## run.sh

```bash
#!/bin/bash
# the make line also repeats each setting of config.mk as NAME=value (left out here)
make -C /OpenROAD-flow-scripts/flow DESIGN_CONFIG=/design/flow/config.mk WORK_HOME=/design/flow/orfs CLKGATE_MAP_FILE= finish
```

## config.mk

```make
export PLATFORM = sky130hd
export DESIGN_NAME = mul_A
export DESIGN_NICKNAME = mul_A
export VERILOG_FILES = /design/flow/design.v
export SDC_FILE = /design/flow/constraint.sdc
export NUM_CORES = 4
export LEC_CHECK = 0
export ABC_AREA = 0
export CAP_MARGIN = 5
export CELL_PAD_IN_SITES_DETAIL_PLACEMENT = 0
export CELL_PAD_IN_SITES_GLOBAL_PLACEMENT = 0
export CORE_ASPECT_RATIO = 1.81
export CORE_MARGIN = 2
export CORE_UTILIZATION = 68
export GPL_TIMING_DRIVEN = 1
export MAX_ROUTING_LAYER = met5
export PLACE_DENSITY = 0.57
export SETUP_SLACK_MARGIN = 0.75
export SLEW_MARGIN = 20
export TNS_END_PERCENT = 100
```

## constraint.sdc

```tcl
create_clock -name core_clock -period 2.57 [get_ports {CLK}]
set_input_delay 0.5140 -clock core_clock [delete_from_list [all_inputs] [get_ports {CLK}]]
set_output_delay 0.5140 -clock core_clock [all_outputs]
set_load 0.01 [all_outputs]
```

## design.v

```verilog
module mul_A (CLK, RESETn, a, b, y);
	parameter bw = 32;
	input [bw-1:0] a, b;
	input CLK;
	input RESETn;
	output [2*bw-1:0] y;
	reg [bw-1:0] a_pipe [bw-1:0];
	reg [bw-1:0] b_pipe [bw-1:0];
	reg [2*bw-1:0] partials [bw-1:0];
	genvar i, j;
	for(i=0; i<bw; i=i+1) begin : gen1
		always@(posedge CLK) begin
			if(!RESETn) begin
				a_pipe[i] <= 0;
				b_pipe[i] <= 0;
				partials[i] <= 0;
			end
			else begin
				if(i==0) begin
					a_pipe[i] <= a;
					b_pipe[i] <= b;
					partials[i] <=(a_pipe[i][i] ? b_pipe[i] << i : 0);
				end
				else begin
					a_pipe[i] <= a_pipe[i-1];
					b_pipe[i] <= b_pipe[i-1];
					partials[i] <=(a_pipe[i][i] ? b_pipe[i] << i : 0) + partials[i-1];
				end				
			end
		end
	end
	assign y = partials[bw-1];
endmodule
```

==> reports/results.ini, run 1 <==
[clock_network]
htreeDepth = 5
hold_buffers = 0
cts_made_buffers = 276
clockBufferDepth = 4
cts.sinks = 3103
clockRootBuffer = clkbuf_16

[floorplan]
die_x_um = 335
initCoreUtil_pct = 68.2
rows = 220
core_um2 = 198000
design.portCount = 130
die_area_um2 = 202000
dieHeight_um = 604

[place]
post-place-ws_ps = -903
routabilityCongestion = 1.02
io_buffers = 129
dp.cells = 18500
hpwl_um = 304000
dpl_cell_area_um2 = 157000

[yosys]
postSynthSeqShare_pct = 46.0
top_area_cell = dfxtp_1
syn_inst = 14300
common_cells = and2_1, dfxtp_1, nor2_1, ha_1, a21oi_1
top_cell = and2_1
ys_cells = 14300
syn_area_um2 = 135000
ys_async_sr_fraction_pct = 0
simple_gate_share_pct = 24.1
synthMuxAreaShare_pct = 0.342
synth-adder-area-share_pct = 9.64
synthTopCellsByArea = dfxtp_1, and2_1, ha_1, nor2_1, a21o_1
synthXorXnorAreaFrac_pct = 4.66
edf_count = 0
yosysWarnings = 4
synth_cell_type_count = 98
ys.flop_type = dfxtp_1
floorplan.nets = 15400
syn_avg_cell_area_um2 = 9.46
yosys-stat-area_um2 = 135000
synth_top_area_share_pct = 46.0
ys_top_logic_family = simple AND/OR/NAND/NOR gates
ys_sh_aoi_pct = 13.1
synth_flops = 3103

[run_status]
failing_step = global routing (5_1_grt)
status = aborted with a tool error
error = [ERROR GRT-0116] Global routing finished with congestion. Check the congestion regions in the DRC Viewer.

[global_route]
grt_overflow = 5943
grtUsageTotal_pct = 75.5

[per-stage QoR]
| stage | setup TNS (ps) | util, % |
|---|---|---|
| 2_1_floorplan | -6550 | - |
| 3_3_place_gp | -177810 | 79.5 |
| 3_5_place_dp | -225990 | 79.5 |
| 4_1_cts | -128600 | 90.2 |
[layer usage]
layer  GRT usage, %  GRT overflow
met1           69.5           306
met2            101          3940
met3           53.3           255
met4           80.7          1427
met5           33.6            15
[what timing repair did]
item,CTS
pin swaps,776
endpoints found under the setup margin,994
resized,1601
gates cloned,11
setup buffers,443
==> run 2: changes to the inputs <==
ABC_AREA = unset   (was 0)
CAP_MARGIN = 20   (was 5)
CELL_PAD_IN_SITES_GLOBAL_PLACEMENT = 2   (was 0)
CORE_ASPECT_RATIO = 1.7   (was 1.81)
CORE_UTILIZATION = 40   (was 68)
CTS_CLUSTER_DIAMETER = 27   (was unset)
GPL_ROUTABILITY_DRIVEN = 0   (was unset)
MAX_ROUTING_LAYER = unset   (was met5)
MIN_ROUTING_LAYER = met2   (was unset)
PLACE_DENSITY = unset   (was 0.57)
SETUP_SLACK_MARGIN = 1.49   (was 0.75)
SLEW_MARGIN = 35   (was 20)
TNS_END_PERCENT = unset   (was 100)
clock period = 5.0 ns   (was 2.57 ns; I/O delays follow)
==> run 2 against run 1 <==
  * Now clean on timing, DRC and antenna
  * Die size is 69% higher
  * Synthesized cell count unchanged
  * Area after synthesis is the same
==> reports/results.ini, run 2 <==
[run_status]
status = finished clean

[critical_path]
cpMaxStageDelayCell = or4_4
crit_top_cell = a21oi_2
critPathTopFamily = AND-OR/OR-AND gates
cp_data_required_time_ps = 5840
r2r-end = partials[7][35]$_SDFF_PN0_
critPathArrivalTime_ps = 4280
cp_num_cells = 12
cp-endpoint = partials[7][35]$_SDFF_PN0_
crit_path_end_kind = register
r2r_slack_ps = 1550
r2r_start = a_pipe[7][7]$_SDFF_PN0_
start_kind = register
crit_start = a_pipe[7][7]$_SDFF_PN0_
slowest_delay_ps = 560
path_buffers = 0
r2r_cells = 12
cp_max_fo = 11
path_class = reg -> reg
crit_chain = and2_1 > ha_1 > fa_2 > a21oi_2 > nor3_1 > or4_4 > o211ai_1 > a31oi_2 > o2111a_2 > o21ai_4 > nand3_1 > a21oi_2

[global_route]
grtUsageTotal_pct = 33.7
antenna_found_initial = 1
grt_pass1_vias = 150000
met3_usage_pct = 35.3
grt_pass1_wl_um = 596000
grt_overflow = 0
grt_max_degree = 219
busiest_layer = met2
met1_usage_pct = 0
use_met2_pct = 47.3

[final_timing]
relSlewSlack_pct = 30.7
finClkSkew_ps = 40.6
tns_ps = 0
fmax_ghz = 0.290
final_hold_viol_count = 0
tightest_slew_ps = 1040
setup_viol = 0
min_period_ps = 3450
finalMaxSlewViolations = 0
period_used_pct = 69.0
rsz0062_at_grt = true

[yosys]
edf_count = 0
ys_top_logic_family = simple AND/OR/NAND/NOR gates
yosys-stat-area_um2 = 135000
postSynthSeqShare_pct = 46.0
synthXorXnorAreaFrac_pct = 4.66
ys.flop_type = dfxtp_1
simple_gate_share_pct = 24.1
ys_cells = 14300
yosysWarnings = 4
synthMuxAreaShare_pct = 0.342
syn_inst = 14300
synth_flops = 3103
floorplan.nets = 15400
common_cells = and2_1, dfxtp_1, nor2_1, ha_1, a21oi_1
syn_area_um2 = 135000
top_area_cell = dfxtp_1
syn_avg_cell_area_um2 = 9.46
top_cell = and2_1
synth_cell_type_count = 98
synthTopCellsByArea = dfxtp_1, and2_1, ha_1, nor2_1, a21o_1
synth_top_area_share_pct = 46.0
ys_sh_aoi_pct = 13.1
ys_async_sr_fraction_pct = 0
synth-adder-area-share_pct = 9.64

[clock_network]
clk_pin_slew_ps = 60
cts.sinks = 3103
clockBufferDepth = 4
cts_tree = done
insertion_delay_ps = 960
cts_made_buffers = 575
clockRootBuffer = clkbuf_16
htreeDepth = 6

[route]
vias = 139000
avgRoutedWirePerCell_um = 19.9
via_per_inst = 7.04
drc = 0
dr.pass1.iters = 10
drt_wl_total_um = 392000
drt_iter0_drc = 20700
drtAntennaViolNets = 0

[place]
dpl_cell_area_um2 = 141000
io_buffers = 129
hpwl_um = 277000

[floorplan]
rows = 278
initCoreUtil_pct = 40.1
core_um2 = 337000
die_area_um2 = 342000
design.portCount = 130
die_x_um = 450
dieHeight_um = 762

[finish]
logic_area_um2 = 71300
syn_to_final_growth_pct = 21.2
design_area_um2 = 164000
design.final.nets = 15700
fillers = 32200
utilization_pct = 48.6
seqCellArea_um2 = 62200

[power]
switchingPower_mw = 14.4
power_leader = the clock network
switching_share_pct = 21.9
p_leak_nw = 73.7
p_comb_mw = 0.684
powerDensity_nw_per_um2 = 404
seqPwrFrac_pct = 37.7
peakVddDrop_mv = 0.337
comb_power_share_pct = 1.0
pg_seq_mw = 24.9
p_clk_share_pct = 61.3
powerClk_mw = 40.5
internal_power_mw = 51.6

[hold_path]
hold_class = reg -> reg
min_path_cells = 1
hold-path-endpoint = partials[31][12]$_SDFF_PN0_
min-delay-start = partials[30][12]$_SDFF_PN0_

[flow_run]
drv_cap = 0
tool_warnings = 76

-- run 2: repair_timing --
item / CTS / global route
endpoints found under the setup margin: 214 / 274
hold buffers: 0 / 0
pin swaps: 40 / 70
gates cloned: 0 / 2
resized: 132 / 203
buffers inserted: 26 / 43
-- run 2: area by class of cell --
type,instances,share of cell area [%]
antenna,132,0.202
inverter,225,0.524
sequential,3103,38.0
timing repair buffer,302,1.81
tap,4480,3.43
multi-input combinational,10400,43.6
clock inverter,347,2.83
clock buffer,695,9.61
-- run 2: routing by layer --
layer,vias up,wire [µm]
met5,-,151
met4,4,37800
met3,3640,124000
met2,36800,230000
met1,49100,0
li1,49000,-
-- run 2: stage by stage --
step / setup slack, ps / hold WS (ps) / power (mW) / std cells
detailed placement: 680 / 417 / 26.1 / 18400
floorplan: 1820 / 412 / 25.8 / 14300
global route: 1360 / 424 / 68.0 / 19600
global placement: 589 / 413 / 26.1 / 18400
finish: 1550 / 403 / 66.1 / 19700
CTS: 1480 / 397 / 66.7 / 19500
==> run 3: changes to the inputs <==
CAP_MARGIN = 15   (was 20)
CELL_PAD_IN_SITES_DETAIL_PLACEMENT = unset   (was 0)
CELL_PAD_IN_SITES_GLOBAL_PLACEMENT = unset   (was 2)
CORE_ASPECT_RATIO = 0.5   (was 1.7)
CORE_UTILIZATION = 72   (was 40)
CTS_CLUSTER_DIAMETER = 208   (was 27)
CTS_CLUSTER_SIZE = 100   (was unset)
GPL_ROUTABILITY_DRIVEN = unset   (was 0)
GPL_TIMING_DRIVEN = unset   (was 1)
MIN_ROUTING_LAYER = unset   (was met2)
SETUP_SLACK_MARGIN = unset   (was 1.49)
SLEW_MARGIN = 20   (was 35)
clock period = 2.44 ns   (was 5.0 ns; I/O delays follow)
==> run 3 against run 2 <==
  * The flow now stops in global routing (5_1_grt)
  * Synthesized cell count is the same
  * Area after synthesis is the same
  * Die size is 44% lower
==> reports/results.ini, run 3 <==
[yosys]
synth_cell_type_count = 98
top_cell = and2_1
top_area_cell = dfxtp_1
synthTopCellsByArea = dfxtp_1, and2_1, ha_1, nor2_1, a21o_1
floorplan.nets = 15400
edf_count = 0
synth-adder-area-share_pct = 9.64
yosys-stat-area_um2 = 135000
syn_area_um2 = 135000
ys_async_sr_fraction_pct = 0
synth_flops = 3103
ys_sh_aoi_pct = 13.1
ys_cells = 14300
synth_top_area_share_pct = 46.0
ys.flop_type = dfxtp_1
syn_avg_cell_area_um2 = 9.46
common_cells = and2_1, dfxtp_1, nor2_1, ha_1, a21oi_1
simple_gate_share_pct = 24.1
postSynthSeqShare_pct = 46.0
yosysWarnings = 4
synthMuxAreaShare_pct = 0.342
synthXorXnorAreaFrac_pct = 4.66
ys_top_logic_family = simple AND/OR/NAND/NOR gates
syn_inst = 14300

[run_status]
status = aborted with a tool error
error = [ERROR GRT-0232] Routing congestion too high. Check the congestion heatmap in the GUI.
failing_step = global routing (5_1_grt)

[place]
routabilityCongestion = 0.942
hpwl_um = 258000
dp.cells = 18600
io_buffers = 129
dpl_cell_area_um2 = 159000
post-place-ws_ps = -866

[clock_network]
cts_made_buffers = 37
clockRootBuffer = clkbuf_16
clockBufferDepth = 3
cts.sinks = 3103
htreeDepth = 2

[floorplan]
initCoreUtil_pct = 72.5
die_x_um = 617
core_um2 = 186000
dieHeight_um = 310
rows = 112
design.portCount = 130
die_area_um2 = 191000

[global_route]
grtUsageTotal_pct = 65.9
grt_overflow = 31

-- run 3: routing by layer --
layer | GRT overflow | global-route usage, %
met1 | 0 | 63.8
met2 | 6 | 88.5
met3 | 7 | 45.4
met4 | 15 | 64.8
met5 | 3 | 34.5
-- run 3: what timing repair did --
action	in CTS
endpoints found under the hold margin	18
gates cloned	13
setup endpoints to repair	646
setup buffers	387
pin swaps	736
resized	1120
hold buffers	1
-- run 3: metrics by stage --
stage / hold slack, ps / utilization (%)
floorplan: 412 / -
global placement: 413 / 85.1
detailed placement: 417 / 85.1
CTS: 120 / 90.5
==> run 4: changes to the inputs <==
ABC_AREA = 1   (was unset)
CAP_MARGIN = 10   (was 15)
CELL_PAD_IN_SITES_DETAIL_PLACEMENT = 0   (was unset)
CELL_PAD_IN_SITES_GLOBAL_PLACEMENT = 3   (was unset)
CORE_ASPECT_RATIO = unset   (was 0.5)
CORE_UTILIZATION = 56   (was 72)
CTS_CLUSTER_DIAMETER = unset   (was 208)
CTS_CLUSTER_SIZE = unset   (was 100)
GPL_ROUTABILITY_DRIVEN = 1   (was unset)
GPL_TIMING_DRIVEN = 0   (was unset)
HOLD_SLACK_MARGIN = 0.25   (was unset)
MAX_ROUTING_LAYER = met5   (was unset)
PLACE_DENSITY_LB_ADDON = 0.05   (was unset)
SETUP_SLACK_MARGIN = -0.08   (was unset)
SLEW_MARGIN = 25   (was 20)
clock period = 2.55 ns   (was 2.44 ns; I/O delays follow)
==> run 4 against run 3 <==
  * The run fails in global placement without I/O (3_1_place_gp_skip_io)
  * Area after synthesis is 23% higher
  * Synthesized cell count is 86% higher
  * Die size is 58% higher
==> reports/results.ini, run 4 <==
[run_status]
status = aborted with a tool error
failing_step = global placement without I/O (3_1_place_gp_skip_io)
error = [ERROR FLW-0024] Place density exceeds 1.0 (current PLACE_DENSITY_LB_ADDON =  0.05). Please check if the value of  PLACE_DENSITY_LB_ADDON is between 0 and 0.99.

[yosys]
top_cell = nand2_1
synthXorXnorAreaFrac_pct = 0.163
ys_sh_aoi_pct = 6.01
ys.flop_type = dfxtp_1
synthTopCellsByArea = dfxtp_1, nand2_1, inv_1, ha_1, nor2_1
yosys-stat-area_um2 = 166000
synth_cell_type_count = 32
ys_async_sr_fraction_pct = 0
synthMuxAreaShare_pct = 0
syn_inst = 26600
floorplan.nets = 27700
simple_gate_share_pct = 32.7
edf_count = 0
synth_top_area_share_pct = 37.3
common_cells = nand2_1, inv_1, dfxtp_1, nor2_1, a21oi_1
ys_cells = 26600
syn_avg_cell_area_um2 = 6.26
top_area_cell = dfxtp_1
postSynthSeqShare_pct = 37.3
synth_flops = 3103
synth-adder-area-share_pct = 7.82
ys_top_logic_family = simple AND/OR/NAND/NOR gates
syn_area_um2 = 166000
yosysWarnings = 4

[floorplan]
core_um2 = 296000
dieHeight_um = 549
rows = 200
die_x_um = 549
initCoreUtil_pct = 56.2
die_area_um2 = 302000

==> run 5: changes to the inputs <==
ABC_AREA = 0   (was 1)
CAP_MARGIN = 20   (was 10)
CELL_PAD_IN_SITES_GLOBAL_PLACEMENT = 0   (was 3)
CORE_ASPECT_RATIO = 0.79   (was unset)
CORE_UTILIZATION = 72   (was 56)
CTS_CLUSTER_DIAMETER = 85   (was unset)
GPL_ROUTABILITY_DRIVEN = unset   (was 1)
GPL_TIMING_DRIVEN = 1   (was 0)
HOLD_SLACK_MARGIN = unset   (was 0.25)
PLACE_DENSITY = 0.65   (was unset)
PLACE_DENSITY_LB_ADDON = unset   (was 0.05)
SETUP_SLACK_MARGIN = -0.05   (was -0.08)
SLEW_MARGIN = 20   (was 25)
TNS_END_PERCENT = 100   (was unset)
clock period = 2.92 ns   (was 2.55 ns; I/O delays follow)
==> run 5 against run 4 <==
  * The run fails in global routing (5_1_grt)
  * Synthesized cell count shrank 46%
  * Die size fell by 37%
  * Area after synthesis shrank 19%
==> reports/results.ini, run 5 <==
[run_status]
status = aborted with a tool error
failing_step = global routing (5_1_grt)
error = [ERROR GRT-0232] Routing congestion too high. Check the congestion heatmap in the GUI.

[yosys]
ys_top_logic_family = simple AND/OR/NAND/NOR gates
yosysWarnings = 4
top_cell = and2_1
ys_async_sr_fraction_pct = 0
yosys-stat-area_um2 = 135000
edf_count = 0
synthTopCellsByArea = dfxtp_1, and2_1, ha_1, nor2_1, a21o_1
synth_cell_type_count = 98
synthMuxAreaShare_pct = 0.342
syn_inst = 14300
ys_cells = 14300
synthXorXnorAreaFrac_pct = 4.66
postSynthSeqShare_pct = 46.0
synth_top_area_share_pct = 46.0
common_cells = and2_1, dfxtp_1, nor2_1, ha_1, a21oi_1
simple_gate_share_pct = 24.1
top_area_cell = dfxtp_1
floorplan.nets = 15400
synth_flops = 3103
ys.flop_type = dfxtp_1
syn_area_um2 = 135000
synth-adder-area-share_pct = 9.64
syn_avg_cell_area_um2 = 9.46
ys_sh_aoi_pct = 13.1

[floorplan]
core_um2 = 187000
die_area_um2 = 191000
dieHeight_um = 389
initCoreUtil_pct = 72.4
die_x_um = 491
rows = 141
design.portCount = 130

[clock_network]
cts.sinks = 3103
htreeDepth = 5
clockRootBuffer = clkbuf_16
clockBufferDepth = 4
hold_buffers = 0
cts_made_buffers = 304

[place]
io_buffers = 129
dp.cells = 17500
routabilityCongestion = 0.972
hpwl_um = 241000
post-place-ws_ps = -778

[global_route]
grt_overflow = 400
grtUsageTotal_pct = 63.9

[run 5: timing repair]
action                     CTS
pin swaps                  403
buffers inserted           212
resized                    826
setup endpoints to repair  445
gates cloned                10
[run 5: metrics by stage]
stage	power, mW	instance area [µm²]
after CTS	84.3	162000
after global placement	44.6	147000
after detailed placement	44.6	147000
after floorplan	44.1	135000
[run 5: layer usage]
| layer | overflow | GRT usage [%] |
|---|---|---|
| met5 | 3 | 34.7 |
| met4 | 122 | 53.3 |
| met3 | 52 | 44.2 |
| met2 | 177 | 81.3 |
| met1 | 46 | 68.5 |
==> run 6: changes to the inputs <==
CAP_MARGIN = 25   (was 20)
CELL_PAD_IN_SITES_DETAIL_PLACEMENT = 1   (was 0)
CELL_PAD_IN_SITES_GLOBAL_PLACEMENT = 2   (was 0)
CORE_ASPECT_RATIO = 0.82   (was 0.79)
CORE_MARGIN = 5   (was 2)
CORE_UTILIZATION = 34   (was 72)
CTS_CLUSTER_DIAMETER = unset   (was 85)
CTS_CLUSTER_SIZE = 35   (was unset)
MIN_ROUTING_LAYER = met2   (was unset)
PLACE_DENSITY = unset   (was 0.65)
PLACE_DENSITY_LB_ADDON = 0.19   (was unset)
SETUP_SLACK_MARGIN = unset   (was -0.05)
TNS_END_PERCENT = 50   (was 100)
clock period = 3.15 ns   (was 2.92 ns; I/O delays follow)
==> run 6 against run 5 <==
  * The layout now fails its checks (setup timing)
  * Synthesized cell count is the same
  * Area after synthesis is the same
  * Die size grew 110%
==> reports/results.ini, run 6 <==
[flow_run]
tool_warnings = 62
drv_cap = 0

[critical_path]
r2r_cells = 15
cp_max_fo = 7
cp_data_required_time_ps = 4030
critPathArrivalTime_ps = 4260
critPathTopFamily = AND-OR/OR-AND gates
start_kind = register
crit_path_end_kind = register
cp_num_cells = 15
r2r_slack_ps = -230
r2r-end = partials[31][59]$_SDFF_PN0_
path_class = reg -> reg
cpMaxStageDelayCell = a311o_2
r2r_start = a_pipe[31][31]$_SDFF_PN0_
crit_top_cell = buf_6
crit_chain = and2_4 > ha_4 > fa_2 > a21o_1 > nor3b_4 > o31ai_4 > buf_6 > a21oi_4 > o41ai_4 > buf_4 > o21ai_4 > a311o_2 > buf_6 > xor2_1 > and2_1
slowest_delay_ps = 470
cp-endpoint = partials[31][59]$_SDFF_PN0_
crit_start = a_pipe[31][31]$_SDFF_PN0_
path_buffers = 3

[global_route]
grt_pass1_vias = 164000
grt_pass1_wl_um = 602000
grt_overflow = 0
grtUsageTotal_pct = 27.1
antenna_found_initial = 0
grt_max_degree = 144

[yosys]
synthTopCellsByArea = dfxtp_1, and2_1, ha_1, nor2_1, a21o_1
edf_count = 0
synth_top_area_share_pct = 46.0
yosysWarnings = 4
syn_area_um2 = 135000
yosys-stat-area_um2 = 135000
simple_gate_share_pct = 24.1
top_area_cell = dfxtp_1
common_cells = and2_1, dfxtp_1, nor2_1, ha_1, a21oi_1
synth_flops = 3103
ys_top_logic_family = simple AND/OR/NAND/NOR gates
ys_sh_aoi_pct = 13.1
synth_cell_type_count = 98
syn_avg_cell_area_um2 = 9.46
top_cell = and2_1
synthMuxAreaShare_pct = 0.342
postSynthSeqShare_pct = 46.0
synthXorXnorAreaFrac_pct = 4.66
ys_cells = 14300
floorplan.nets = 15400
synth-adder-area-share_pct = 9.64
ys.flop_type = dfxtp_1
syn_inst = 14300
ys_async_sr_fraction_pct = 0

[run_status]
status = complete, but fails checks
failed_checks = setup timing

[hold_path]
hold-path-endpoint = partials[23][52]$_SDFF_PN0_
min-delay-start = RESETn
hold_class = in -> reg
min_path_cells = 3

[place]
hpwl_um = 276000
io_buffers = 129
routabilityCongestion = 0.978
dp.cells = 20000
dpl_cell_area_um2 = 148000

[route]
wl_met3_um = 178000
m1WireLength_um = 0
drtAntennaViolNets = 0
via_per_inst = 6.66
vias = 139000
drt_wl_total_um = 397000
met2RoutedLength_um = 202000
top_layer = met5
drc = 0
avgRoutedWirePerCell_um = 19.0
drt_iter0_drc = 10900
dr.pass1.iters = 12

[final_timing]
fmax_ghz = 0.296
relSlewSlack_pct = 39.5
period_used_pct = 107
post-route-worst-setup-slack_ps = -230
setup_viol = 41
min_period_ps = 3380
tightest_slew_ps = 908
rsz0062_at_grt = true
tns_ps = -2360
final_hold_viol_count = 0
finalMaxSlewViolations = 0
finClkSkew_ps = 53.0

[finish]
design_area_um2 = 169000
fillers = 43800
design.final.nets = 16400
final_cells = 20900
utilization_pct = 42.8
syn_to_final_growth_pct = 25.3

[clock_network]
clockBufferDepth = 4
clk_pin_slew_ps = 60
cts_tree = done
cts.sinks = 3103
htreeDepth = 5
clockRootBuffer = clkbuf_16
insertion_delay_ps = 990
cts_made_buffers = 338

[power]
powerDensity_nw_per_um2 = 488
p_comb_mw = 1.12
comb_power_share_pct = 1.4
p_leak_nw = 75.3
switching_share_pct = 22.3
seqPwrFrac_pct = 47.7
peakVddDrop_mv = 0.528
internal_power_mw = 64.2
power_leader = the clock network
pg_seq_mw = 39.4
p_clk_share_pct = 50.9
powerClk_mw = 42.1
total_power_mw = 82.6
switchingPower_mw = 18.4

[floorplan]
core_um2 = 395000
die_area_um2 = 410000
dieHeight_um = 581
initCoreUtil_pct = 34.2
rows = 209
die_x_um = 706
design.portCount = 130

[run 6: repair_timing]
action / CTS / global route
endpoints found under the setup margin: 307 / 410
hold buffers: 0 / 0
cloned: 6 / 30
resized: 328 / 995
pin swaps: 167 / 461
setup buffers: 63 / 162
[run 6: area by class of cell]
| type | count | area [µm²] | share of cell area [%] |
|---|---|---|---|
| clock inverter | 137 | 1930 | 1.14 |
| inverter | 225 | 852 | 0.503 |
| tap | 5275 | 6600 | 3.90 |
| clock buffer | 483 | 9790 | 5.78 |
| antenna | 34 | 85.1 | 0.0503 |
| sequential | 3103 | 62200 | 36.8 |
| timing repair buffer | 1257 | 11500 | 6.79 |
| multi-input combinational | 10400 | 76300 | 45.1 |
[run 6: metal layers]
metal  global-route usage [%]  vias up
met4                     3.74       93
li1                         -    50100
met5                     5.13        -
met1                        -    50200
met2                     30.3    37200
met3                     40.1     1710
[run 6: stage by stage]
stage / hold WS [ps] / setup WS (ps)
finish: 165 / -230
global route: 125 / -366
CTS: 76.1 / -335
floorplan: 412 / 8.37
global placement: 413 / -645
detailed placement: 420 / -585
==> run 7: changes to the inputs <==
ABC_AREA = unset   (was 0)
CAP_MARGIN = 20   (was 25)
CELL_PAD_IN_SITES_DETAIL_PLACEMENT = unset   (was 1)
CELL_PAD_IN_SITES_GLOBAL_PLACEMENT = unset   (was 2)
CORE_ASPECT_RATIO = unset   (was 0.82)
CORE_MARGIN = 2   (was 5)
CORE_UTILIZATION = 72   (was 34)
CTS_CLUSTER_SIZE = 99   (was 35)
GPL_TIMING_DRIVEN = unset   (was 1)
MAX_ROUTING_LAYER = unset   (was met5)
MIN_ROUTING_LAYER = unset   (was met2)
PLACE_DENSITY = 0.38   (was unset)
PLACE_DENSITY_LB_ADDON = unset   (was 0.19)
TNS_END_PERCENT = unset   (was 50)
clock period = 2.74 ns   (was 3.15 ns; I/O delays follow)
==> run 7 against run 6 <==
  * The flow now stops in global routing (5_1_grt)
  * Die size decreased by 53%
  * Synthesized cell count unchanged
  * Area after synthesis unchanged
==> reports/results.ini, run 7 <==
[run_status]
status = aborted with a tool error
failing_step = global routing (5_1_grt)
error = [ERROR GRT-0232] Routing congestion too high. Check the congestion heatmap in the GUI.

[floorplan]
die_area_um2 = 191000
initCoreUtil_pct = 72.7
die_x_um = 437
core_um2 = 186000
rows = 158
design.portCount = 130
dieHeight_um = 437

[place]
routabilityCongestion = 0.971
dp.cells = 17800
dpl_cell_area_um2 = 149000
io_buffers = 129
post-place-ws_ps = -514
hpwl_um = 235000

[yosys]
syn_avg_cell_area_um2 = 9.46
ys_top_logic_family = simple AND/OR/NAND/NOR gates
floorplan.nets = 15400
ys_sh_aoi_pct = 13.1
ys.flop_type = dfxtp_1
yosysWarnings = 4
syn_area_um2 = 135000
synth_cell_type_count = 98
simple_gate_share_pct = 24.1
edf_count = 0
synthXorXnorAreaFrac_pct = 4.66
yosys-stat-area_um2 = 135000
common_cells = and2_1, dfxtp_1, nor2_1, ha_1, a21oi_1
synthMuxAreaShare_pct = 0.342
synth-adder-area-share_pct = 9.64
synth_flops = 3103
syn_inst = 14300
synthTopCellsByArea = dfxtp_1, and2_1, ha_1, nor2_1, a21o_1
top_area_cell = dfxtp_1
ys_cells = 14300
ys_async_sr_fraction_pct = 0
synth_top_area_share_pct = 46.0
postSynthSeqShare_pct = 46.0
top_cell = and2_1

[clock_network]
htreeDepth = 5
hold_buffers = 0
clockRootBuffer = clkbuf_16
clockBufferDepth = 4
cts_made_buffers = 318
cts.sinks = 3103

[global_route]
grtUsageTotal_pct = 56.1
grt_overflow = 4

run 7: through the flow:
| stage | total power, mW | TNS, ps |
|---|---|---|
| after detailed placement | 47.6 | -99750 |
| after CTS | 90.9 | -23160 |
| after floorplan | 47.0 | -817 |
| after global placement | 47.5 | -60600 |
run 7: routing by layer:
metal | overflow | global-route usage (%)
met1 | 1 | 57.9
met3 | 0 | 29.7
met4 | 2 | 48.3
met2 | 1 | 81.2
met5 | 0 | 22.4
run 7: what timing repair did:
item                        CTS
setup buffers               347
gates resized              1424
gates cloned                 21
setup endpoints to repair   498
pin swaps                   747
==> run 8: changes to the inputs <==
CORE_UTILIZATION = 69   (was 72)
CTS_CLUSTER_SIZE = unset   (was 99)
clock period = 3.75 ns   (was 2.74 ns; I/O delays follow)
==> run 8 against run 7 <==
  * The run now finishes clean
  * Synthesized cell count unchanged
  * Die size increased by 4.3%
  * Area after synthesis unchanged
==> reports/results.ini, run 8 <==
[critical_path]
r2r_start = b_pipe[3][0]$_SDFF_PN0_
path_buffers = 0
r2r_slack_ps = 160
crit_chain = and2_1 > ha_1 > fa_1 > a211o_1 > a21oi_1 > o211a_1 > o2bb2ai_1 > a211oi_1 > o41ai_1 > o21ai_0 > xnor2_1 > nor2_1
path_class = reg -> reg
critPathTopFamily = AND-OR/OR-AND gates
start_kind = register
cp_num_cells = 12
crit_start = b_pipe[3][0]$_SDFF_PN0_
cpMaxStageDelayCell = o41ai_1
r2r_cells = 12
critPathArrivalTime_ps = 4390
slowest_delay_ps = 650
r2r-end = partials[3][29]$_SDFF_PN0_
cp_max_fo = 3
cp_data_required_time_ps = 4550
cp-endpoint = partials[3][29]$_SDFF_PN0_
crit_path_end_kind = register

[final_timing]
min_period_ps = 3590
finalMaxSlewViolations = 0
tns_ps = 0
relSlewSlack_pct = 23.0
tightest_slew_ps = 1150
finClkSkew_ps = 77.1
final_hold_viol_count = 0
fmax_ghz = 0.278
setup_viol = 0
period_used_pct = 95.8
rsz0062_at_grt = false

[global_route]
grt_max_degree = 268
grtUsageTotal_pct = 31.3
grt_overflow = 0
grt_pass1_vias = 99900
grt_pass1_wl_um = 516000
antenna_found_initial = 8

[place]
io_buffers = 129
hpwl_um = 221000
dpl_cell_area_um2 = 139000
routabilityCongestion = 0.950

[yosys]
top_cell = and2_1
ys_sh_aoi_pct = 13.1
synthMuxAreaShare_pct = 0.342
common_cells = and2_1, dfxtp_1, nor2_1, ha_1, a21oi_1
ys_top_logic_family = simple AND/OR/NAND/NOR gates
ys_async_sr_fraction_pct = 0
synth_cell_type_count = 98
edf_count = 0
ys.flop_type = dfxtp_1
simple_gate_share_pct = 24.1
syn_inst = 14300
synth-adder-area-share_pct = 9.64
ys_cells = 14300
yosysWarnings = 4
synthTopCellsByArea = dfxtp_1, and2_1, ha_1, nor2_1, a21o_1
synth_flops = 3103
floorplan.nets = 15400
synthXorXnorAreaFrac_pct = 4.66
yosys-stat-area_um2 = 135000
postSynthSeqShare_pct = 46.0
syn_area_um2 = 135000
syn_avg_cell_area_um2 = 9.46
synth_top_area_share_pct = 46.0
top_area_cell = dfxtp_1

[hold_path]
hold_class = in -> reg
min-delay-start = RESETn
min_path_cells = 2
hold-path-endpoint = partials[16][16]$_SDFF_PN0_

[finish]
utilization_pct = 76.8
design_area_um2 = 150000
design.final.nets = 15400
syn_to_final_growth_pct = 10.8
fillers = 12700

[power]
pg_seq_mw = 33.1
p_clk_share_pct = 48.9
p_comb_mw = 0.822
powerClk_mw = 32.5
switching_share_pct = 20.4
switchingPower_mw = 13.6
seqPwrFrac_pct = 49.8
comb_power_share_pct = 1.2
peakVddDrop_mv = 0.610
powerDensity_nw_per_um2 = 445
internal_power_mw = 52.9
p_leak_nw = 68.7
power_leader = sequential cells

[route]
drt_wl_total_um = 319000
dr.pass1.iters = 8
avgRoutedWirePerCell_um = 18.6
vias = 99200
drtAntennaViolNets = 0
via_per_inst = 5.78
drc = 0
drt_iter0_drc = 7213

[clock_network]
clockBufferDepth = 4
cts_made_buffers = 318
clk_pin_slew_ps = 70
cts.sinks = 3103
htreeDepth = 5
hold_buffers = 0
insertion_delay_ps = 950
cts_tree = done
clockRootBuffer = clkbuf_16

[floorplan]
initCoreUtil_pct = 69.3
die_area_um2 = 199000
die_x_um = 446
dieHeight_um = 446
design.portCount = 130
core_um2 = 195000
rows = 162

[flow_run]
tool_warnings = 59
drv_cap = 0

[run_status]
status = finished clean

==> run 8: metrics by stage <==
step	total power, mW	std cells	hold WS [ps]	setup WS (ps)
final	66.5	17200	300	157
after global routing	68.3	17200	317	4.60
after CTS	66.9	17200	295	14.1
after detailed placement	34.7	16600	417	-98.4
after global placement	34.7	16600	413	-228
after floorplan	34.4	14300	412	568
==> run 8: final cells by class <==
class	count	area, µm²	share of cell area (%)
Inverter	225	852	0.569
Multi-Input combinational cell	10400	70100	46.9
Antenna cell	4	10.0	0.00669
Clock buffer	426	8850	5.92
Sequential cell	3103	62100	41.5
Clock inverter	118	1830	1.22
Timing Repair Buffer	265	2550	1.71
Tap cell	2624	3280	2.19
==> run 8: what timing repair did <==
item / CTS / global route
resized: 1 / 35
buffers inserted: 0 / 3
setup endpoints to repair: 2 / 98
pin swaps: 0 / 5
endpoints found under the hold margin: 0 / 0
==> run 8: per-layer routing <==
layer | GRT usage, % | vias to the layer above | share of wire [%] | wire length, µm
li1 | - | 48400 | - | -
met1 | 39.2 | 47100 | 43 | 137000
met2 | 54.1 | 2844 | 48 | 154000
met3 | 4.01 | 818 | 4.4 | 14100
met4 | 13.5 | 10 | 4.4 | 14000
met5 | 0 | - | 0.021 | 68
==> run 9: changes to the inputs <==
CORE_UTILIZATION = 22   (was 69)
PLACE_DENSITY = unset   (was 0.38)
clock period = 7.68 ns   (was 3.75 ns; I/O delays follow)
==> run 9 against run 8 <==
  * Still clean on timing, DRC and antenna
  * Cell count increased by 31%
  * Non-clock buffer count decreased by 101
  * Highest routed layer unchanged
  * Routed wire length decreased by 8.3%
  * Largest cell class unchanged
  * Largest power group unchanged
  * Clock skew decreased by 16 ps
==> reports/results.ini, run 9 <==
[run_status]
status = finished clean

[critical_path]
r2r-end = partials[16][46]$_SDFF_PN0_
critPathArrivalTime_ps = 4930
critPathTopFamily = AND-OR/OR-AND gates
r2r_start = a_pipe[16][16]$_SDFF_PN0_
crit_start = a_pipe[16][16]$_SDFF_PN0_
cp_num_cells = 12
slowest_delay_ps = 950
cp_data_required_time_ps = 8400
cp_max_fo = 32
path_class = reg -> reg
cpMaxStageDelayCell = a2111oi_1
crit_chain = and2_1 > ha_1 > fa_1 > a21o_1 > a21oi_1 > o21ai_0 > nand3_1 > a2111oi_1 > a2111oi_0 > o21bai_1 > xnor2_1 > nor2_1
cp-endpoint = partials[16][46]$_SDFF_PN0_
crit_path_end_kind = register
r2r_slack_ps = 3470
path_buffers = 0
start_kind = register
r2r_cells = 12

[hold_path]
hold-path-endpoint = partials[6][0]$_SDFF_PN0_
hold_class = reg -> reg
min_path_cells = 1
min-delay-start = partials[5][0]$_SDFF_PN0_

[final_timing]
relSlewSlack_pct = 28.6
min_period_ps = 4210
rsz0062_at_grt = false
setup_viol = 0
finClkSkew_ps = 61.4
finalMaxSlewViolations = 0
tns_ps = 0
final_hold_viol_count = 0
period_used_pct = 54.8
fmax_ghz = 0.237
tightest_slew_ps = 1070

[route]
avgRoutedWirePerCell_um = 13.0
drtAntennaViolNets = 0
dr.pass1.iters = 6
drc = 0
via_per_inst = 4.11
drt_iter0_drc = 4796
drt_wl_total_um = 292000
vias = 92700

[flow_run]
drv_cap = 0
tool_warnings = 66

[yosys]
synth_top_area_share_pct = 46.0
edf_count = 0
yosys-stat-area_um2 = 135000
ys_cells = 14300
top_area_cell = dfxtp_1
synth-adder-area-share_pct = 9.64
syn_inst = 14300
ys.flop_type = dfxtp_1
synthXorXnorAreaFrac_pct = 4.66
yosysWarnings = 4
synthTopCellsByArea = dfxtp_1, and2_1, ha_1, nor2_1, a21o_1
postSynthSeqShare_pct = 46.0
common_cells = and2_1, dfxtp_1, nor2_1, ha_1, a21oi_1
syn_area_um2 = 135000
floorplan.nets = 15400
syn_avg_cell_area_um2 = 9.46
synth_flops = 3103
synth_cell_type_count = 98
ys_top_logic_family = simple AND/OR/NAND/NOR gates
ys_sh_aoi_pct = 13.1
simple_gate_share_pct = 24.1
synthMuxAreaShare_pct = 0.342
top_cell = and2_1
ys_async_sr_fraction_pct = 0

[floorplan]
die_area_um2 = 620000
initCoreUtil_pct = 22.1
core_um2 = 611000
dieHeight_um = 788
die_x_um = 788
rows = 287
design.portCount = 130

[place]
io_buffers = 129
hpwl_um = 210000
dpl_cell_area_um2 = 145000
routabilityCongestion = 0.852

[clock_network]
cts_tree = done
clockRootBuffer = clkbuf_16
hold_buffers = 0
cts_made_buffers = 318
insertion_delay_ps = 890
clk_pin_slew_ps = 60
htreeDepth = 5
cts_resized = 0
cts.sinks = 3103
post-cts-setup-buffers = 0
clockBufferDepth = 4

[global_route]
grt_pass1_vias = 91600
grt_max_degree = 299
grt_overflow = 0
grtUsageTotal_pct = 9.08
grt_pass1_wl_um = 479000
antenna_found_initial = 15

[finish]
seqCellArea_um2 = 62100
syn_to_final_growth_pct = 15.1
design.final.nets = 15300
design_area_um2 = 155000
logic_area_um2 = 70000
utilization_pct = 25.4
fillers = 65300

[power]
p_leak_nw = 68.1
switchingPower_mw = 6.70
switching_share_pct = 20.8
peakVddDrop_mv = 0.172
internal_power_mw = 25.5
powerClk_mw = 15.6
p_comb_mw = 0.385
power_leader = sequential cells
powerDensity_nw_per_um2 = 207
p_clk_share_pct = 48.4
comb_power_share_pct = 1.2
seqPwrFrac_pct = 50.4
pg_seq_mw = 16.2

==> run 9: final cells by class <==
cell class,instances,share of cell area (%)
Multi-Input combinational cell,10400,45.1
Sequential cell,3103,40.0
Inverter,225,0.548
Clock inverter,107,0.854
Clock buffer,451,5.97
Timing Repair Buffer,164,1.09
Tap cell,8092,6.51
Antenna cell,6,0.00966
==> run 9: stage by stage <==
step                      instances  power [mW]  setup slack (ps)  hold WS (ps)
after floorplan               14300        16.8              4410           412
final                         22500        32.2              3470           378
after detailed placement      22000        17.0              3490           417
after global routing          22500        33.3              3080           407
after global placement        22000        17.0              3150           414
after CTS                     22500        32.6              3470           375
==> run 9: per-layer routing <==
layer  vias up  global-route usage (%)  wire [µm]  share of wire (%)
met5         -                       0         13             0.0044
met1     42600                    12.4     145000                 50
met4         2                    2.90       9210                3.1
met3       551                    1.06       8900                3.0
met2      1342                    15.0     129000                 44
li1      48200                       -          -                  -
==> run 10: changes to the inputs <==
CORE_UTILIZATION = 70   (was 22)
CTS_CLUSTER_SIZE = 33   (was unset)
clock period = 3.55 ns   (was 7.68 ns; I/O delays follow)
==> run 10 against run 9 <==
  * Die size decreased by 68%
  * Sequential share of layout area increased by 1.4 points
  * Synthesized cell count unchanged
  * Highest routed layer unchanged
  * Register-to-register slack got worse by 3500 ps
  * Utilization increased by 53 points
  * Sequential power increased by 120%
  * Area after synthesis unchanged
  * Setup slack got worse by 3500 ps
  * Critical path depth unchanged
  * Largest cell class unchanged
  * Now fails the layout checks on setup timing
  * Routed wire length increased by 15%
  * Cell area decreased by 3.3%
  * Clock skew increased by 2.8 ps
==> reports/results.ini, run 10 <==
[run_status]
status = complete, but fails checks
failed_checks = setup timing

[floorplan]
dieHeight_um = 443
design.portCount = 130
die_x_um = 443
initCoreUtil_pct = 70.3
die_area_um2 = 196000
core_um2 = 192000
rows = 161

[final_timing]
tns_ps = -33.0
setup_viol = 1
period_used_pct = 101
finClkSkew_ps = 64.2
tightest_slew_ps = 1150
relSlewSlack_pct = 23.5
finalMaxSlewViolations = 0
fmax_ghz = 0.279
min_period_ps = 3580
final_hold_viol_count = 0
hold_ws_ps = 345
post-route-worst-setup-slack_ps = -33.0

[place]
dpl_cell_area_um2 = 139000
io_buffers = 129
post-place-ws_ps = -381
routabilityCongestion = 0.927
hpwl_um = 225000

[global_route]
grt_max_degree = 282
grt_pass1_wl_um = 537000
grt_pass1_vias = 102000
grt_overflow = 0
antenna_found_initial = 10
grtUsageTotal_pct = 33.1

[yosys]
ys_async_sr_fraction_pct = 0
ys_top_logic_family = simple AND/OR/NAND/NOR gates
syn_avg_cell_area_um2 = 9.46
synth_top_area_share_pct = 46.0
top_cell = and2_1
postSynthSeqShare_pct = 46.0
syn_area_um2 = 135000
simple_gate_share_pct = 24.1
common_cells = and2_1, dfxtp_1, nor2_1, ha_1, a21oi_1
syn_inst = 14300
top_area_cell = dfxtp_1
edf_count = 0
ys.flop_type = dfxtp_1
synth-adder-area-share_pct = 9.64
ys_cells = 14300
yosysWarnings = 4
ys_sh_aoi_pct = 13.1
floorplan.nets = 15400
synth_cell_type_count = 98
synthXorXnorAreaFrac_pct = 4.66
synth_flops = 3103
yosys-stat-area_um2 = 135000
synthMuxAreaShare_pct = 0.342
synthTopCellsByArea = dfxtp_1, and2_1, ha_1, nor2_1, a21o_1

[route]
via_per_inst = 5.91
drtAntennaViolNets = 0
dr.pass1.iters = 9
drt_iter0_drc = 8927
avgRoutedWirePerCell_um = 19.6
vias = 101000
drt_wl_total_um = 336000
drc = 0

[critical_path]
critPathArrivalTime_ps = 4400
crit_path_end_kind = register
r2r-end = partials[3][34]$_SDFF_PN0_
crit_start = a_pipe[3][3]$_SDFF_PN0_
start_kind = register
critPathTopFamily = AND-OR/OR-AND gates
cp_data_required_time_ps = 4360
r2r_cells = 12
path_buffers = 1
path_class = reg -> reg
slowest_delay_ps = 410
cp_num_cells = 12
cp-endpoint = partials[3][34]$_SDFF_PN0_
cpMaxStageDelayCell = or4_1
r2r_slack_ps = -30
r2r_start = a_pipe[3][3]$_SDFF_PN0_
cp_max_fo = 30
crit_chain = buf_8 > and2_1 > ha_1 > a211o_1 > a211oi_2 > o31ai_1 > a31oi_2 > o211ai_1 > nand2_1 > nor3_1 > or4_1 > and3_1

[hold_path]
hold-path-endpoint = b_pipe[0][5]$_SDFF_PN0_
min-delay-start = b[5]
hold_class = in -> reg
min_path_cells = 2

[flow_run]
drv_cap = 0
tool_warnings = 62

[clock_network]
clockBufferDepth = 4
hold_buffers = 0
clockRootBuffer = clkbuf_16
insertion_delay_ps = 940
cts_made_buffers = 317
htreeDepth = 5
clk_pin_slew_ps = 70
cts.sinks = 3103
cts_tree = done

[power]
switching_share_pct = 21.1
pg_seq_mw = 35.0
power_leader = sequential cells
peakVddDrop_mv = 0.530
p_clk_share_pct = 48.6
p_leak_nw = 69.2
total_power_mw = 69.8
comb_power_share_pct = 1.3
seqPwrFrac_pct = 50.1
powerDensity_nw_per_um2 = 464
switchingPower_mw = 14.7
internal_power_mw = 55.1
powerClk_mw = 33.9
p_comb_mw = 0.900

[finish]
fillers = 12000
syn_to_final_growth_pct = 11.3
design.final.nets = 15500
logic_area_um2 = 70400
design_area_um2 = 150000
seqCellArea_um2 = 62100

## run 10: per-layer routing
metal | vias to the layer above | share of wire (%) | routed length, µm | GRT usage [%]
met5 | - | 0.0036 | 12 | 0
met4 | 2 | 4.5 | 15000 | 14.0
met3 | 1076 | 5.2 | 17600 | 4.12
met2 | 3691 | 48 | 161000 | 56.8
met1 | 48100 | 42 | 142000 | 42.0
li1 | 48600 | - | - | -
## run 10: per-stage QoR
stage               util, %  cells
floorplan                 -  14300
global route           78.2  17200
detailed placement     72.5  16600
CTS                    78.0  17100
finish                 78.2  17200
global placement       72.5  16600
## run 10: what timing repair did
item | CTS | global route
gates resized | 12 | 81
pin swaps | 3 | 15
endpoints found under the setup margin | 21 | 154
hold endpoints to repair | 0 | 0
setup buffers | 2 | 5
## run 10: cell type report
class / count / area share, %
multi-input combinational: 10400 / 46.8
sequential: 3103 / 41.3
clock buffer: 421 / 5.96
timing repair buffer: 338 / 2.17
tap: 2526 / 2.10
clock inverter: 136 / 1.06
inverter: 225 / 0.567
antenna: 10 / 0.0166
==> run 11: changes to the inputs <==
CAP_MARGIN = 10   (was 20)
CORE_MARGIN = 5   (was 2)
CORE_UTILIZATION = 39   (was 70)
CTS_CLUSTER_SIZE = 57   (was 33)
GPL_TIMING_DRIVEN = 1   (was unset)
MAX_ROUTING_LAYER = met4   (was unset)
PLACE_DENSITY = 0.79   (was unset)
SETUP_SLACK_MARGIN = 0.07   (was unset)
TNS_END_PERCENT = 70   (was unset)
clock period = 3.31 ns   (was 3.55 ns; I/O delays follow)
==> run 11 against run 10 <==
  * Now clean on timing, DRC and antenna
  * Fmax increased by 12%
  * Area after synthesis unchanged
  * Clock power about the same
  * Combinational power grew 2%
  * Count of clock-buffer cells in the layout shrank 2
  * Die size grew 82%
  * Clock skew down 32 ps
  * Critical endpoint is now partials[15][46]$_SDFF_PN0_
==> reports/results.ini, run 11 <==
[power]
seqPwrFrac_pct = 51.6
p_comb_mw = 0.916
switchingPower_mw = 14.9
p_clk_share_pct = 47.1
powerClk_mw = 34.2
switching_share_pct = 20.5
power_leader = sequential cells
pg_seq_mw = 37.6
powerDensity_nw_per_um2 = 472
peakVddDrop_mv = 0.388
comb_power_share_pct = 1.3
p_leak_nw = 69.6
internal_power_mw = 57.8

[global_route]
grt_pass1_vias = 92000
antenna_found_initial = 14
grt_overflow = 0
grt_pass1_wl_um = 470000
grtUsageTotal_pct = 15.9
grt_max_degree = 179

[place]
dpl_cell_area_um2 = 143000
post-place-ws_ps = -313
io_buffers = 129
routabilityCongestion = 0.933
hpwl_um = 208000

[yosys]
synthXorXnorAreaFrac_pct = 4.66
synthMuxAreaShare_pct = 0.342
ys_top_logic_family = simple AND/OR/NAND/NOR gates
ys.flop_type = dfxtp_1
yosysWarnings = 4
postSynthSeqShare_pct = 46.0
top_cell = and2_1
edf_count = 0
ys_sh_aoi_pct = 13.1
floorplan.nets = 15400
syn_avg_cell_area_um2 = 9.46
yosys-stat-area_um2 = 135000
synth_flops = 3103
synthTopCellsByArea = dfxtp_1, and2_1, ha_1, nor2_1, a21o_1
syn_area_um2 = 135000
synth_top_area_share_pct = 46.0
common_cells = and2_1, dfxtp_1, nor2_1, ha_1, a21oi_1
synth-adder-area-share_pct = 9.64
simple_gate_share_pct = 24.1
top_area_cell = dfxtp_1
synth_cell_type_count = 98
ys_async_sr_fraction_pct = 0
ys_cells = 14300
syn_inst = 14300

[route]
drc = 0
avgRoutedWirePerCell_um = 15.0
drt_wl_total_um = 289000
dr.pass1.iters = 5
via_per_inst = 4.92
vias = 94900
drtAntennaViolNets = 0
drt_iter0_drc = 5816

[critical_path]
slowest_delay_ps = 510
r2r_cells = 11
r2r_start = a_pipe[15][15]$_SDFF_PN0_
cpMaxStageDelayCell = a2111oi_0
r2r-end = partials[15][46]$_SDFF_PN0_
critPathTopFamily = AND-OR/OR-AND gates
start_kind = register
cp_num_cells = 11
crit_start = a_pipe[15][15]$_SDFF_PN0_
cp-endpoint = partials[15][46]$_SDFF_PN0_
critPathArrivalTime_ps = 3950
r2r_slack_ps = 120
path_class = reg -> reg
path_buffers = 1
cp_max_fo = 6
crit_path_end_kind = register
crit_top_cell = o21ai_0
crit_chain = and2_1 > ha_1 > a2111oi_0 > o21ai_0 > a32oi_2 > buf_4 > o21ai_0 > o21ba_2 > a21oi_1 > nand3b_1 > o211ai_1
cp_data_required_time_ps = 4080

[final_timing]
post-route-worst-setup-slack_ps = 125
rsz0062_at_grt = true
finalMaxSlewViolations = 0
finClkSkew_ps = 32.6
period_used_pct = 96.2
tightest_slew_ps = 713
relSlewSlack_pct = 52.5
setup_viol = 0
min_period_ps = 3190
tns_ps = 0
final_hold_viol_count = 0
fmax_ghz = 0.314

[finish]
design_area_um2 = 154000
design.final.nets = 15600
utilization_pct = 44.5
syn_to_final_growth_pct = 14.0

[run_status]
status = finished clean

[hold_path]
hold-path-endpoint = partials[1][12]$_SDFF_PN0_
min_path_cells = 3
hold_class = in -> reg
min-delay-start = RESETn

[floorplan]
design.portCount = 130
rows = 216
core_um2 = 346000
die_area_um2 = 358000
dieHeight_um = 598
die_x_um = 598
initCoreUtil_pct = 39.1

[clock_network]
clockBufferDepth = 4
hold_buffers = 0
htreeDepth = 5
insertion_delay_ps = 860
clk_pin_slew_ps = 60
clockRootBuffer = clkbuf_16
cts.sinks = 3103
cts_tree = done
cts_made_buffers = 298

[flow_run]
drv_cap = 0
tool_warnings = 65

run 11: timing repair:
item | CTS | global route
pin swaps | 8 | 102
gates resized | 37 | 232
buffers inserted | 3 | 28
gates cloned | 0 | 0
endpoints found under the setup margin | 79 | 245
run 11: stage by stage:
stage / power (mW) / instances / hold WS, ps
3_3_place_gp: 39.3 / 18700 / 413
3_5_place_dp: 39.3 / 18700 / 417
6_report: 72.7 / 19300 / 299
2_1_floorplan: 38.9 / 14300 / 412
4_1_cts: 73.5 / 19200 / 235
5_1_grt: 75.2 / 19300 / 295
run 11: layer usage:
metal  routed length (µm)  part of all wire [%]  track usage [%]  vias to the layer above
met5                    0                     0                -                        -
met4                10000                   3.5             5.39                        0
met3                10400                   3.6             1.68                      586
met2               131000                    45             25.6                     1762
met1               138000                    48             21.0                    43800
li1                     -                     -                -                    48700
run 11: cell type report:
type | count | area [µm²]
fill | 32200 | 192000
multi-input combinational | 10400 | 71100
sequential | 3103 | 62100
clock buffer | 419 | 8750
tap | 4578 | 5730
timing repair buffer | 459 | 4130
clock inverter | 99 | 1170
inverter | 225 | 852
antenna | 15 | 37.5
==> run 12: changes to the inputs <==
ABC_AREA = 0   (was unset)
CAP_MARGIN = 20   (was 10)
CELL_PAD_IN_SITES_DETAIL_PLACEMENT = 0   (was unset)
CELL_PAD_IN_SITES_GLOBAL_PLACEMENT = 0   (was unset)
CORE_ASPECT_RATIO = 1.81   (was unset)
CORE_MARGIN = 2   (was 5)
CORE_UTILIZATION = 69   (was 39)
CTS_CLUSTER_SIZE = unset   (was 57)
MAX_ROUTING_LAYER = met5   (was met4)
PLACE_DENSITY = 0.64   (was 0.79)
SETUP_SLACK_MARGIN = 0.52   (was 0.07)
TNS_END_PERCENT = 100   (was 70)
clock period = 3.15 ns   (was 3.31 ns; I/O delays follow)
==> run 12 against run 11 <==
  * The flow now stops in global routing (5_1_grt)
  * Die size down 44%
  * Area after synthesis unchanged
  * Synthesized cell count unchanged
==> reports/results.ini, run 12 <==
[run_status]
status = aborted with a tool error
failing_step = global routing (5_1_grt)
error = [ERROR GRT-0232] Routing congestion too high. Check the congestion heatmap in the GUI.

[clock_network]
cts_made_buffers = 274
clockRootBuffer = clkbuf_16
hold_buffers = 0
htreeDepth = 5
cts.sinks = 3103
clockBufferDepth = 4

[floorplan]
die_area_um2 = 199000
initCoreUtil_pct = 69.4
die_x_um = 333
design.portCount = 130
core_um2 = 195000
dieHeight_um = 599
rows = 218

[yosys]
yosys-stat-area_um2 = 135000
synthMuxAreaShare_pct = 0.342
ys.flop_type = dfxtp_1
top_cell = and2_1
ys_sh_aoi_pct = 13.1
edf_count = 0
simple_gate_share_pct = 24.1
ys_async_sr_fraction_pct = 0
ys_top_logic_family = simple AND/OR/NAND/NOR gates
synth_flops = 3103
synth_cell_type_count = 98
syn_inst = 14300
yosysWarnings = 4
postSynthSeqShare_pct = 46.0
top_area_cell = dfxtp_1
synth_top_area_share_pct = 46.0
synthXorXnorAreaFrac_pct = 4.66
common_cells = and2_1, dfxtp_1, nor2_1, ha_1, a21oi_1
syn_area_um2 = 135000
floorplan.nets = 15400
syn_avg_cell_area_um2 = 9.46
ys_cells = 14300
synth-adder-area-share_pct = 9.64
synthTopCellsByArea = dfxtp_1, and2_1, ha_1, nor2_1, a21o_1

[place]
io_buffers = 129
post-place-ws_ps = -315
routabilityCongestion = 1.00
dpl_cell_area_um2 = 143000
hpwl_um = 270000
dp.cells = 16900

[global_route]
grt_overflow = 1593
grtUsageTotal_pct = 61.6

## run 12: timing repair
action,4_1_cts
gates cloned,4
buffers inserted,134
pin swaps,338
resized,551
endpoints found under the setup margin,594
## run 12: metal layers
metal | GRT overflow | track usage (%)
met5 | 7 | 24.2
met4 | 529 | 61.3
met3 | 75 | 38.7
met2 | 907 | 87.9
met1 | 75 | 57.5
==> run 13: changes to the inputs <==
CAP_MARGIN = 5   (was 20)
CORE_UTILIZATION = 63   (was 69)
PLACE_DENSITY = 0.57   (was 0.64)
TNS_END_PERCENT = 5   (was 100)
clock period = 2.57 ns   (was 3.15 ns; I/O delays follow)
==> run 13 against run 12 <==
  * The layout now fails its checks (setup timing)
  * Synthesized cell count is the same
  * Die size grew 9.4%
  * Area after synthesis is the same
==> reports/results.ini, run 13 <==
[run_status]
status = complete, but fails checks
failed_checks = setup timing

[critical_path]
crit_start = a_pipe[13][13]$_SDFF_PN0_
path_buffers = 3
r2r_cells = 14
critPathArrivalTime_ps = 4160
r2r-end = partials[13][42]$_SDFF_PN0_
r2r_slack_ps = -800
cp-endpoint = partials[13][42]$_SDFF_PN0_
slowest_delay_ps = 410
path_class = reg -> reg
start_kind = register
critPathTopFamily = simple AND/OR/NAND/NOR gates
cp_data_required_time_ps = 3360
crit_path_end_kind = register
r2r_start = a_pipe[13][13]$_SDFF_PN0_
cp_max_fo = 6
crit_chain = buf_12 > and2_4 > ha_4 > buf_6 > a21oi_2 > nor2b_2 > nor4_4 > nand4bb_4 > nand4_1 > a31oi_4 > buf_6 > nor3_1 > or3_1 > o211ai_1
cp_num_cells = 14
crit_top_cell = buf_6
cpMaxStageDelayCell = dfxtp_4

[yosys]
edf_count = 0
syn_inst = 14300
synth_top_area_share_pct = 46.0
ys_cells = 14300
common_cells = and2_1, dfxtp_1, nor2_1, ha_1, a21oi_1
synth-adder-area-share_pct = 9.64
simple_gate_share_pct = 24.1
postSynthSeqShare_pct = 46.0
synthMuxAreaShare_pct = 0.342
synthXorXnorAreaFrac_pct = 4.66
ys_sh_aoi_pct = 13.1
yosysWarnings = 4
ys_top_logic_family = simple AND/OR/NAND/NOR gates
ys_async_sr_fraction_pct = 0
top_area_cell = dfxtp_1
synth_flops = 3103
synth_cell_type_count = 98
ys.flop_type = dfxtp_1
top_cell = and2_1
synthTopCellsByArea = dfxtp_1, and2_1, ha_1, nor2_1, a21o_1
yosys-stat-area_um2 = 135000
floorplan.nets = 15400
syn_avg_cell_area_um2 = 9.46
syn_area_um2 = 135000

[global_route]
grt_max_degree = 211
grt_pass1_wl_um = 630000
grtUsageTotal_pct = 36.9
antenna_found_initial = 71
grt_overflow = 0
grt_pass1_vias = 118000

[hold_path]
min-delay-start = RESETn
hold-path-endpoint = b_pipe[24][10]$_SDFF_PN0_
hold_class = in -> reg
min_path_cells = 2

[finish]
logic_area_um2 = 75200
syn_to_final_growth_pct = 27.3
design.final.nets = 17600
utilization_pct = 80.7
fillers = 13000
seqCellArea_um2 = 62200

[route]
avgRoutedWirePerCell_um = 21.8
drt_wl_total_um = 426000
vias = 113000
drc = 0
via_per_inst = 5.76
drt_iter0_drc = 6580
dr.pass1.iters = 8
drtAntennaViolNets = 0

[flow_run]
drv_cap = 0
tool_warnings = 42

[final_timing]
min_period_ps = 3370
final_hold_viol_count = 0
period_used_pct = 131
setup_viol = 582
fmax_ghz = 0.297
rsz0062_at_grt = true
tightest_slew_ps = 1160
finalMaxSlewViolations = 0
relSlewSlack_pct = 22.6
tns_ps = -172220
finClkSkew_ps = 65.0
post-route-worst-setup-slack_ps = -803

[power]
internal_power_mw = 73.7
seqPwrFrac_pct = 51.7
pg_seq_mw = 48.4
p_leak_nw = 80.4
switching_share_pct = 21.1
comb_power_share_pct = 1.7
total_power_mw = 93.5
switchingPower_mw = 19.7
powerClk_mw = 43.5
p_clk_share_pct = 46.6
peakVddDrop_mv = 0.710
powerDensity_nw_per_um2 = 544
p_comb_mw = 1.56
power_leader = sequential cells

[floorplan]
core_um2 = 213000
rows = 228
die_area_um2 = 218000
initCoreUtil_pct = 63.4
design.portCount = 130
dieHeight_um = 627
die_x_um = 348

[clock_network]
cts.sinks = 3103
cts_made_buffers = 279
insertion_delay_ps = 910
clockBufferDepth = 4
hold_buffers = 0
clk_pin_slew_ps = 60
clockRootBuffer = clkbuf_16
cts_tree = done
htreeDepth = 5

[place]
hpwl_um = 292000
routabilityCongestion = 1.03
io_buffers = 129

==> run 13: stage by stage <==
step	setup slack [ps]	instance area (µm²)	hold slack, ps	instances
after floorplan	-333	136000	412	14300
after global placement	-1070	156000	413	18800
after detailed placement	-1070	156000	417	18800
after CTS	-635	168000	71.1	19400
after global routing	-784	172000	80.2	19500
final	-803	172000	89.1	19600
==> run 13: final cells by class <==
type | instances | share of cell area (%)
repair buffers | 2494 | 11.8
diodes | 116 | 0.169
clock inverters | 105 | 0.795
multi-input cells | 10400 | 43.8
inverters | 225 | 0.497
clock buffers | 386 | 4.73
flip-flops and latches | 3103 | 36.2
well taps | 2760 | 2.01
==> run 13: per-layer routing <==
layer	GRT usage [%]	routed length (µm)	vias to the layer above
met3	8.33	23300	2420
met2	68.4	217000	4098
li1	-	-	52900
met1	31.0	132000	53300
met5	0	353	-
met4	38.6	53200	52
==> run 13: repair_timing <==
action	in CTS	in global routing
endpoints found under the setup margin	919	932
buffers inserted	58	101
pin swaps	211	265
gates resized	460	518
gates cloned	12	2
==> run 14: changes to the inputs <==
ABC_AREA = unset   (was 0)
CAP_MARGIN = 20   (was 5)
CELL_PAD_IN_SITES_DETAIL_PLACEMENT = unset   (was 0)
CELL_PAD_IN_SITES_GLOBAL_PLACEMENT = unset   (was 0)
CORE_ASPECT_RATIO = unset   (was 1.81)
CORE_UTILIZATION = 57   (was 63)
GPL_TIMING_DRIVEN = unset   (was 1)
MAX_ROUTING_LAYER = unset   (was met5)
PLACE_DENSITY = unset   (was 0.57)
SETUP_SLACK_MARGIN = unset   (was 0.52)
clock period = 3.08 ns   (was 2.57 ns; I/O delays follow)
==> run 14 against run 13 <==
  * Hold slack improved by 65 ps
  * Cell area fell by 7.8%
  * Count of clock-buffer cells in the layout rose by 62
  * Register-to-register slack improved by 560 ps
  * Die size rose by 10%
  * Via count fell by 12%
  * Clock skew rose by 17 ps
  * Setup slack improved by 560 ps
  * Still fails the layout checks on setup timing
==> reports/results.ini, run 14 <==
[final_timing]
finalMaxSlewViolations = 0
post-route-worst-setup-slack_ps = -244
period_used_pct = 108
fmax_ghz = 0.301
setup_viol = 26
rsz0062_at_grt = true
finClkSkew_ps = 82.4
tightest_slew_ps = 1090
relSlewSlack_pct = 27.3
min_period_ps = 3320
final_hold_viol_count = 0

[floorplan]
initCoreUtil_pct = 57.4
rows = 178
design.portCount = 130
dieHeight_um = 491
die_area_um2 = 241000
core_um2 = 235000
die_x_um = 491

[yosys]
synth_cell_type_count = 98
ys_async_sr_fraction_pct = 0
ys.flop_type = dfxtp_1
top_area_cell = dfxtp_1
yosysWarnings = 4
synthXorXnorAreaFrac_pct = 4.66
edf_count = 0
synthMuxAreaShare_pct = 0.342
common_cells = and2_1, dfxtp_1, nor2_1, ha_1, a21oi_1
synth_top_area_share_pct = 46.0
syn_area_um2 = 135000
ys_cells = 14300
syn_inst = 14300
top_cell = and2_1
simple_gate_share_pct = 24.1
synth_flops = 3103
ys_top_logic_family = simple AND/OR/NAND/NOR gates
floorplan.nets = 15400
synthTopCellsByArea = dfxtp_1, and2_1, ha_1, nor2_1, a21o_1
syn_avg_cell_area_um2 = 9.46
postSynthSeqShare_pct = 46.0
synth-adder-area-share_pct = 9.64
ys_sh_aoi_pct = 13.1
yosys-stat-area_um2 = 135000

[critical_path]
cp_max_fo = 11
crit_start = a_pipe[31][31]$_SDFF_PN0_
r2r_slack_ps = -240
slowest_delay_ps = 450
crit_path_end_kind = register
start_kind = register
crit_top_cell = buf_4
crit_chain = buf_6 > and2_4 > fa_2 > a21o_1 > nor3b_4 > o31ai_2 > buf_4 > a21oi_4 > o41ai_4 > o21ai_2 > a311o_2 > buf_4 > xor2_1 > and2_1
cp_num_cells = 14
r2r-end = partials[31][59]$_SDFF_PN0_
critPathArrivalTime_ps = 4130
cp_data_required_time_ps = 3880
cp-endpoint = partials[31][59]$_SDFF_PN0_
critPathTopFamily = AND-OR/OR-AND gates
path_class = reg -> reg
cpMaxStageDelayCell = a311o_2
path_buffers = 3
r2r_start = a_pipe[31][31]$_SDFF_PN0_
r2r_cells = 14

[global_route]
grt_pass1_vias = 98600
grt_pass1_wl_um = 508000
antenna_found_initial = 16
grt_max_degree = 312
grt_overflow = 0
grtUsageTotal_pct = 25.1

[place]
io_buffers = 129
routabilityCongestion = 0.923
dp.cells = 17700
hpwl_um = 226000
dpl_cell_area_um2 = 144000

[power]
power_leader = the clock network
powerDensity_nw_per_um2 = 517
comb_power_share_pct = 1.3
internal_power_mw = 65.1
seqPwrFrac_pct = 49.2
p_leak_nw = 72.5
p_clk_share_pct = 49.5
switching_share_pct = 20.6
peakVddDrop_mv = 0.645
powerClk_mw = 40.6
pg_seq_mw = 40.3
switchingPower_mw = 16.9
p_comb_mw = 1.03

[hold_path]
hold-path-endpoint = partials[14][8]$_SDFF_PN0_
min-delay-start = RESETn
hold_class = in -> reg
min_path_cells = 2

[run_status]
failed_checks = setup timing
status = complete, but fails checks

[clock_network]
insertion_delay_ps = 970
cts.sinks = 3103
hold_buffers = 0
clockBufferDepth = 4
clk_pin_slew_ps = 60
htreeDepth = 5
cts_made_buffers = 334
cts_tree = done
clockRootBuffer = clkbuf_16

[route]
vias = 98900
avgRoutedWirePerCell_um = 17.0
drtAntennaViolNets = 0
drt_iter0_drc = 5864
drt_wl_total_um = 313000
dr.pass1.iters = 6
via_per_inst = 5.39
drc = 0

[finish]
seqCellArea_um2 = 62200
logic_area_um2 = 72700
design_area_um2 = 158000
syn_to_final_growth_pct = 17.3
design.final.nets = 16000
fillers = 18700
final_cells = 18300

[flow_run]
drv_cap = 0
tool_warnings = 62

run 14: stage by stage:
step	util (%)	setup TNS [ps]	hold slack (ps)	setup WS [ps]	power, mW
after floorplan	-	-235	412	-53.8	41.9
after global placement	61.1	-13920	414	-453	42.3
after detailed placement	61.1	-22060	417	-408	42.3
after CTS	66.3	-1800	103	-193	82.8
after global routing	67.3	-14500	136	-404	84.6
final	67.3	-1540	155	-244	82.0
run 14: cell type report:
class / instances / share of cell area [%]
multi-input cells: 10400 / 45.9
well taps: 3150 / 2.49
clock buffers: 448 / 5.98
repair buffers: 848 / 4.68
flip-flops and latches: 3103 / 39.2
clock inverters: 142 / 1.13
inverters: 225 / 0.539
diodes: 36 / 0.0569
run 14: layer usage:
layer	routed length [µm]	global-route usage, %	up-vias	part of all wire, %
met5	13	0	-	0.0042
met4	9080	7.52	2	2.9
met3	11900	3.14	553	3.8
met2	146000	42.2	1857	47
met1	146000	33.7	46800	47
li1	-	-	49700	-
run 14: timing repair:
action,CTS,global route
setup buffers,17,24
gates resized,207,438
pin swaps,70,154
gates cloned,0,6
hold endpoints to repair,0,0
setup endpoints to repair,238,360
No activity file was given, so power comes from the tool's default toggle rates.
